Setup of build 63:
==> flow/design.v <==
`timescale 1ns/1ps
module dut #(
    parameter int DATAW = 16
)(
    input  wire                 clk,
    input  wire                 rst_n,
    input  wire                 in_valid,
    output wire                 in_ready,
    input  wire signed [DATAW-1:0] in_data,
    output reg                  out_valid,
    input  wire                 out_ready,
    output reg signed [2*DATAW-1:0] out_data
);
    assign in_ready = rst_n && (!out_valid || out_ready);
    always @(posedge clk or negedge rst_n) begin
        if (!rst_n) begin
            out_valid <= 1'b0;
            out_data  <= '0;
        end else begin
            if (in_valid && in_ready) begin
                out_data  <= in_data * in_data;  
                out_valid <= 1'b1;
            end else if (out_valid && out_ready) begin
                out_valid <= 1'b0;
            end
        end
    end
endmodule
Settings: LEC_CHECK=0, CAP_MARGIN=20, CORE_MARGIN=2, CORE_UTILIZATION=72, CTS_CLUSTER_DIAMETER=80, CTS_CLUSTER_SIZE=47, SETUP_SLACK_MARGIN=0.86, SLEW_MARGIN=20; clock period 3.47 ns.
run.sh (not shown) runs the stock make flow with config.mk's settings and CLKGATE_MAP_FILE=.
Build 63 did not run to completion, as it errored out during clock tree synthesis.
--- input diff build 63..build 25 ---
- CTS_CLUSTER_DIAMETER: 80 -> unset
- PLACE_DENSITY: unset -> 0.6
- CTS_CLUSTER_SIZE: 47 -> unset
- SETUP_SLACK_MARGIN: 0.86 -> unset
- CORE_UTILIZATION: 72 -> 68
- the clock period (ns, I/O delays scaled along): 3.47 -> 6.47
[build 25] flow finished | final checks: failed | reasons: negative setup slack
For synthesized netlist cell count, build 63 and build 25 come out practically identical.
Per the comparison of build 25 with build 63, pre-CTS setup slack up 2560 ps; horizontal extent of the die up about 2.8%.
| sum of net half-perimeters after detailed placement | lower: build 25 |
Going from build 63 to build 25, sequential cell area fraction in the yosys report shows no meaningful change, placeable core region up 5.1%.
Reported for build 63 and build 25, average size of a mapped cell turned out identical to the last digit.
Input changes introduced in build 97 (baseline for comparison: build 25):
- CORE_UTILIZATION: 68 -> 72
- TNS_END_PERCENT: unset -> 5
- the clock period (ns, I/O delays scaled along): 6.47 -> 5.52
### Flow results
- Of build 97 and build 25, build 97 shows the lower core footprint, with build 25 above it.
- Synthesized cell area: build 25 vs build 97 identical
- Build 25 → build 97: number of standard cells after synthesis about even, yosys cell count was more or less identical, die area went down 5.4%, horizontal extent of the die decreased about 2.7%.
- Height of the die: build 97 and build 25 compared, higher one is build 25
- Of build 25 and build 97, only build 97 never reached the final stage.
- Build 97 never completed, since it errored out during clock tree synthesis.
- From the logs: build 25 reached the end of the flow and failed the layout checks with negative setup slack.
- Sequential fraction of the synthesis area: build 97 vs build 25 identical

* * *

Starts from the design.v that is shown in full above.
Settings: LEC_CHECK=0, ABC_AREA=0, CAP_MARGIN=35, CELL_PAD_IN_SITES_DETAIL_PLACEMENT=0, CORE_ASPECT_RATIO=1.92, CORE_MARGIN=2, CORE_UTILIZATION=28, CTS_CLUSTER_DIAMETER=392, GPL_ROUTABILITY_DRIVEN=1, GPL_TIMING_DRIVEN=0, PLACE_DENSITY=0.92, SETUP_SLACK_MARGIN=0.76, SLEW_MARGIN=10, TNS_END_PERCENT=45; clock period 12.4 ns.
Change:
ABC_AREA = default   (was 0)
CAP_MARGIN = 20   (was 35)
CELL_PAD_IN_SITES_DETAIL_PLACEMENT = default   (was 0)
CORE_ASPECT_RATIO = default   (was 1.92)
CORE_UTILIZATION = 40   (was 28)
CTS_CLUSTER_DIAMETER = default   (was 392)
GPL_ROUTABILITY_DRIVEN = default   (was 1)
GPL_TIMING_DRIVEN = default   (was 0)
PLACE_DENSITY = 0.6   (was 0.92)
SETUP_SLACK_MARGIN = default   (was 0.76)
SLEW_MARGIN = 20   (was 10)
TNS_END_PERCENT = default   (was 45)
clock period = 7.5 ns   (was 12.4 ns; I/O delays follow)
The new run passed the timing, DRC and antenna checks; non-clock buffer count came out higher by 40; design area came out higher by a few percent; worst hold slack degrades by 0.017 ns; routed wire length came out lower by a quarter to a third.
Change:
CORE_UTILIZATION = 19   (was 40)
CTS_CLUSTER_DIAMETER = 87   (was default)
GPL_ROUTABILITY_DRIVEN = 0   (was default)
GPL_TIMING_DRIVEN = 0   (was default)
PLACE_DENSITY = default   (was 0.6)
PLACE_DENSITY_LB_ADDON = 0.11   (was default)
SLEW_MARGIN = 5   (was 20)
Outcome: The new run completed without violations. Clock skew grows by 0.0084 ns. Cell count went up by 21%. Via count shrinks by 0.73%. Die size rose by 110%.
Change:
CELL_PAD_IN_SITES_GLOBAL_PLACEMENT = 3   (was default)
CORE_UTILIZATION = 40   (was 19)
CTS_CLUSTER_DIAMETER = 395   (was 87)
CTS_CLUSTER_SIZE = 100   (was default)
GPL_ROUTABILITY_DRIVEN = default   (was 0)
GPL_TIMING_DRIVEN = default   (was 0)
PLACE_DENSITY = 0.57   (was default)
PLACE_DENSITY_LB_ADDON = default   (was 0.11)
SETUP_SLACK_MARGIN = -0.66   (was default)
SLEW_MARGIN = 20   (was 5)
TNS_END_PERCENT = 5   (was default)
What happened:
- The changed run completed with no timing, DRC or antenna violations
- wire length drops by 18%
- worst setup slack gets better by 0.0089 ns
- hold slack gets worse by 0.014 ns
- fmax is about the same
- die area drops by about 50%
- register-to-register slack gets worse by 0.13 ns
- via count climbs by 1.8%
- synthesized cell count stays the same
Change:
CELL_PAD_IN_SITES_GLOBAL_PLACEMENT = 0   (was 3)
CORE_UTILIZATION = 68   (was 40)
CTS_CLUSTER_DIAMETER = 336   (was 395)
CTS_CLUSTER_SIZE = 98   (was 100)
PLACE_DENSITY = 0.42   (was 0.57)
TNS_END_PERCENT = 15   (was 5)
Outcome: The changed run completed with no timing, DRC or antenna violations; area after synthesis is unchanged; via count grows by 2.2%.

* * *

v56:
// dut: RTL as listed in full above, without the edits since
Settings: LEC_CHECK=0, ABC_AREA=0, CAP_MARGIN=35, CELL_PAD_IN_SITES_DETAIL_PLACEMENT=0, CORE_ASPECT_RATIO=1.41, CORE_MARGIN=2, CORE_UTILIZATION=65, CTS_CLUSTER_DIAMETER=29, GPL_ROUTABILITY_DRIVEN=1, GPL_TIMING_DRIVEN=1, SETUP_SLACK_MARGIN=0.76, SLEW_MARGIN=10, TNS_END_PERCENT=45; clock period 6.88 ns.
v56 completed end to end with timing, DRC and antenna clean.
## Diff of input files: v54 against v56
- CTS_CLUSTER_DIAMETER changed from 29 to 392
- CORE_UTILIZATION changed from 65 to 57
- PLACE_DENSITY newly set to 0.35
## What came out
Number of violations reported at the end of detailed-routing iteration 0 (v54 over v56): decrease, about 40%
Reported for v54 and v56, number of cells on the worst hold path turned out identical to the last digit.
Taking v54 as 1.0, v56 lands at 1.09 on average via count per standard cell.
Looking at v54 and v56, the proportion of cell area occupied by registers is a wash.
Against v56, non-clock buffer instance count of the final layout in v54 rose by a little under 10%.
In the tables for v54 and v56, worst path arrival time reads higher with v56.
Of v54 and v56, the run reporting the lower slack of the worst reg-to-reg path was v54.
In v54 the detailed-routing wirelength on met1 turned out about 4% lower than in v56.
NOTE: non-filler instance count after layout in v54 exceeds that of v56
Wire: v54 routes less than v56
Summary: with v56 as the reference, cell area after layout in v54 moved up slightly.
Input changes introduced in v23 (baseline for comparison: v54):
- clearing TNS_END_PERCENT, which used to be 45
- clearing GPL_ROUTABILITY_DRIVEN, which used to be 1
- clearing GPL_TIMING_DRIVEN, which used to be 1
- clearing CTS_CLUSTER_DIAMETER, which used to be 392
- clearing CELL_PAD_IN_SITES_DETAIL_PLACEMENT, which used to be 0
- clearing PLACE_DENSITY, which used to be 0.35
- swapping 10 for 20 in SLEW_MARGIN
- clearing CORE_ASPECT_RATIO, which used to be 1.41
- swapping 35 for 20 in CAP_MARGIN
- swapping 57 for 70 in CORE_UTILIZATION
- swapping 0.76 for -0.15 in SETUP_SLACK_MARGIN
- clearing ABC_AREA, which used to be 0
- swapping 6.88 for 6.26 in the clock period (ns, I/O delays scaled along)
Results
- v23 completed end to end; final checks failed (negative setup slack).
- Compared with v54, v23 has less setup slack.
- Fraction of area in clock buffers and inverters delta (v23 -> v54): insignificant
- Changes observed in v23 relative to v54: area growth from synthesis to final layout now sits lower, sequential fraction of total cell area ~0 delta.

* * *

== run 1 ==
Starts from the design.v that is shown in full above.
clock: 7.5 ns
lec_check: 0
cap_margin: 20
cell_pad_in_sites_global_placement: 0
core_aspect_ratio: 0.5
core_margin: 10
core_utilization: 40
cts_cluster_diameter: 336
cts_cluster_size: 98
place_density: 0.42
setup_slack_margin: -0.66
slew_margin: 20
tns_end_percent: 15
Edits applied to the flow inputs when going from run 1 to run 2:
Settings: clearing CORE_ASPECT_RATIO, which used to be 0.5; swapping 10 for 2 in CORE_MARGIN; clearing CTS_CLUSTER_DIAMETER, which used to be 336; swapping 40 for 19 in CORE_UTILIZATION; clearing TNS_END_PERCENT, which used to be 15; clearing PLACE_DENSITY, which used to be 0.42; putting GPL_ROUTABILITY_DRIVEN at 0 where nothing was set; clearing CELL_PAD_IN_SITES_GLOBAL_PLACEMENT, which used to be 0; clearing CTS_CLUSTER_SIZE, which used to be 98; clearing SETUP_SLACK_MARGIN, which used to be -0.66; putting GPL_TIMING_DRIVEN at 0 where nothing was set.
[summary]
Run 2 ends up with a area added between synthesis and finish that is 1.4 points lower than in run 1.
Compared with run 1, run 2 shows a worst setup slack that is 0.099 ns higher.
Relative to run 1, post-layout period usage of the worst path decreased by 1.3 points in run 2.
Status: clock skew parity (run 2, run 1)
[compare] base=run 1 new=run 2: total negative slack has remained practically unchanged, die width has decreased.
Capturing element of the worst setup path = out_data[26]$_DFFE_PN0P_: run 1; capturing element of the worst setup path = out_data[30]$_DFFE_PN0P_: run 2
diff inputs: run 2 => run 3
Settings: CORE_UTILIZATION: 19 -> 65; TNS_END_PERCENT: unset -> 5; GPL_ROUTABILITY_DRIVEN: 0 -> unset; GPL_TIMING_DRIVEN: 0 -> unset; PLACE_DENSITY: unset -> 0.6; SETUP_SLACK_MARGIN: unset -> 1.12.
Run 3 against run 2: worst hold slack grew by 0.0040 ns, final routed wirelength across all metal layers shrank by 400 um.
Count of buffers not belonging to the clock network in the layout: lower on run 2
Delta (run 3 minus run 2): area of all placed cells without fillers shows an increase of about 7.5%; number of well taps shows a reduction of 485; width of the die shows a reduction of 45%; pin count of the biggest net entering global routing shows an increase of 24.
Relative to run 3, the following input files were edited for run 4:
Settings: a change of TNS_END_PERCENT from 5 to 15; an added CTS_CLUSTER_DIAMETER of 336; an added CTS_CLUSTER_SIZE of 98; a change of SETUP_SLACK_MARGIN from 1.12 to -0.66; a change of PLACE_DENSITY from 0.6 to 0.57; an added CELL_PAD_IN_SITES_GLOBAL_PLACEMENT of 0; a change of CORE_UTILIZATION from 65 to 40.
## What came out
Reported for run 3 and run 4, total count of hold-check failures in the final report turned out identical to the last digit.
Vias per cell, run 3 and run 4, lower one = run 4.
Delta(data arrival time of the critical path, run 4 - run 3) > 0
Note that the total instance count after detailed placement recorded for run 4 amounts to 1.11 times the value seen in run 3.
Between run 3 and run 4, the routed metal-1 wirelength figures differ only marginally.
Looking at worst hold slack across all endpoints across run 3 and run 4, the one that comes out higher is run 4.

* * *

v9:
RTL: the design.v shown in full above, as it stands there.
clock: 5.92 ns
lec_check: 0
abc_area: 0
cap_margin: 35
cell_pad_in_sites_detail_placement: 1
cell_pad_in_sites_global_placement: 1
core_aspect_ratio: 1.36
core_margin: 4
core_utilization: 61
cts_cluster_diameter: 392
cts_cluster_size: 80
gpl_routability_driven: 1
gpl_timing_driven: 1
max_routing_layer: met4
min_routing_layer: met2
place_density: 0.92
setup_slack_margin: 0.76
slew_margin: 10
tns_end_percent: 5
v9 | ERROR | 3_5_place_dp
diff inputs: v9 => v48
# v9
export LEC_CHECK = 0
export ABC_AREA = 0
export CAP_MARGIN = 35
export CELL_PAD_IN_SITES_DETAIL_PLACEMENT = 1
export CELL_PAD_IN_SITES_GLOBAL_PLACEMENT = 1
export CORE_ASPECT_RATIO = 1.36
export CORE_MARGIN = 4
export CORE_UTILIZATION = 61
export CTS_CLUSTER_DIAMETER = 392
export CTS_CLUSTER_SIZE = 80
export GPL_ROUTABILITY_DRIVEN = 1
export GPL_TIMING_DRIVEN = 1
export MAX_ROUTING_LAYER = met4
export MIN_ROUTING_LAYER = met2
export PLACE_DENSITY = 0.92
export SETUP_SLACK_MARGIN = 0.76
export SLEW_MARGIN = 10
export TNS_END_PERCENT = 5
create_clock -name core_clock -period 5.92 [get_ports {clk}]
# v48
export LEC_CHECK = 0
export ABC_AREA = 0
export CAP_MARGIN = 35
export CELL_PAD_IN_SITES_DETAIL_PLACEMENT = 1
export CELL_PAD_IN_SITES_GLOBAL_PLACEMENT = 1
export CORE_ASPECT_RATIO = 1.36
export CORE_MARGIN = 4
export CORE_UTILIZATION = 61
export CTS_CLUSTER_DIAMETER = 392
export CTS_CLUSTER_SIZE = 45
export GPL_ROUTABILITY_DRIVEN = 1
export GPL_TIMING_DRIVEN = 0
export MAX_ROUTING_LAYER = met4
export MIN_ROUTING_LAYER = met2
export PLACE_DENSITY = 0.92
export SETUP_SLACK_MARGIN = 0.76
export SLEW_MARGIN = 10
export TNS_END_PERCENT = 15
create_clock -name core_clock -period 5.92 [get_ports {clk}]
[summary]
- v48 got as far as 4_1_cts, where a tool error ended the run.
- In terms of core box area, v48 and v9 differ only marginally.
- Number of top-level pins: v48 vs v9 identical
- Reported for v9 and v48, net count after synthesis turned out identical to the last digit.
- The die extent in y was comparable across v9 and v48.
- Comparing v9 and v48, global placer's final weighted congestion is higher on v48.
- Taking v9 as the reference, in v48 number of buffer cells added on primary ports went down about 4%, area fraction in mux cells held, number of flops mapped to enable cells by yosys held.
- Reported for v9 and v48, number of instances in the synthesized netlist turned out identical to the last digit.
Inputs modified between v48 and v33:
# v48
export LEC_CHECK = 0
export ABC_AREA = 0
export CAP_MARGIN = 35
export CELL_PAD_IN_SITES_DETAIL_PLACEMENT = 1
export CELL_PAD_IN_SITES_GLOBAL_PLACEMENT = 1
export CORE_ASPECT_RATIO = 1.36
export CORE_MARGIN = 4
export CORE_UTILIZATION = 61
export CTS_CLUSTER_DIAMETER = 392
export CTS_CLUSTER_SIZE = 45
export GPL_ROUTABILITY_DRIVEN = 1
export GPL_TIMING_DRIVEN = 0
export MAX_ROUTING_LAYER = met4
export MIN_ROUTING_LAYER = met2
export PLACE_DENSITY = 0.92
export SETUP_SLACK_MARGIN = 0.76
export SLEW_MARGIN = 10
export TNS_END_PERCENT = 15
create_clock -name core_clock -period 5.92 [get_ports {clk}]
# v33
export LEC_CHECK = 0
export CAP_MARGIN = 20
export CELL_PAD_IN_SITES_GLOBAL_PLACEMENT = 1
export CORE_MARGIN = 6
export CORE_UTILIZATION = 19
export CTS_CLUSTER_DIAMETER = 87
export GPL_ROUTABILITY_DRIVEN = 0
export GPL_TIMING_DRIVEN = 0
export SLEW_MARGIN = 5
create_clock -name core_clock -period 7.5 [get_ports {clk}]
==> results <==
v33 ended with every stage complete and zero timing, DRC or antenna violations. v48 -> v33: unique cell type count in the Yosys netlist delta 0, exact match. From v48 to v33, portion of netlist area occupied by mux cells did not move at all. Re width of the die: v33 is 130 um up on v48. What v48 reported for die size has to be multiplied by 3.1 to get the figure for v33.
--- input diff v33..v59 ---
# v33
export LEC_CHECK = 0
export CAP_MARGIN = 20
export CELL_PAD_IN_SITES_GLOBAL_PLACEMENT = 1
export CORE_MARGIN = 6
export CORE_UTILIZATION = 19
export CTS_CLUSTER_DIAMETER = 87
export GPL_ROUTABILITY_DRIVEN = 0
export GPL_TIMING_DRIVEN = 0
export SLEW_MARGIN = 5
create_clock -name core_clock -period 7.5 [get_ports {clk}]
# v59
export LEC_CHECK = 0
export CAP_MARGIN = 20
export CORE_MARGIN = 2
export CORE_UTILIZATION = 40
export CTS_CLUSTER_SIZE = 100
export PLACE_DENSITY = 0.6
export SETUP_SLACK_MARGIN = -0.52
export SLEW_MARGIN = 0
create_clock -name core_clock -period 7.5 [get_ports {clk}]
Findings:
- As far as clock skew is concerned, v59 and v33 perform about the same.
- [v59] share of final layout cell area taken by clock buffers and inverters rose 0.41 points relative to v33
- Taking v33 as the reference, in v59 non-clock buffer count went up by 46%, core utilization +25 points, final cycle utilization of the critical path went up.
- The higher worst setup slack of v33 and v59 is in v33.
- Final cell count without fillers ended up 318 lower on v59 than on v33.
- In the reports for v33 and v59, the smaller fill cell instance count of the final layout belongs to v59.
- v33 and v59 ended up with nearly the same sequential share of layout area.
- Placement row count (v59 / v33): 0.69
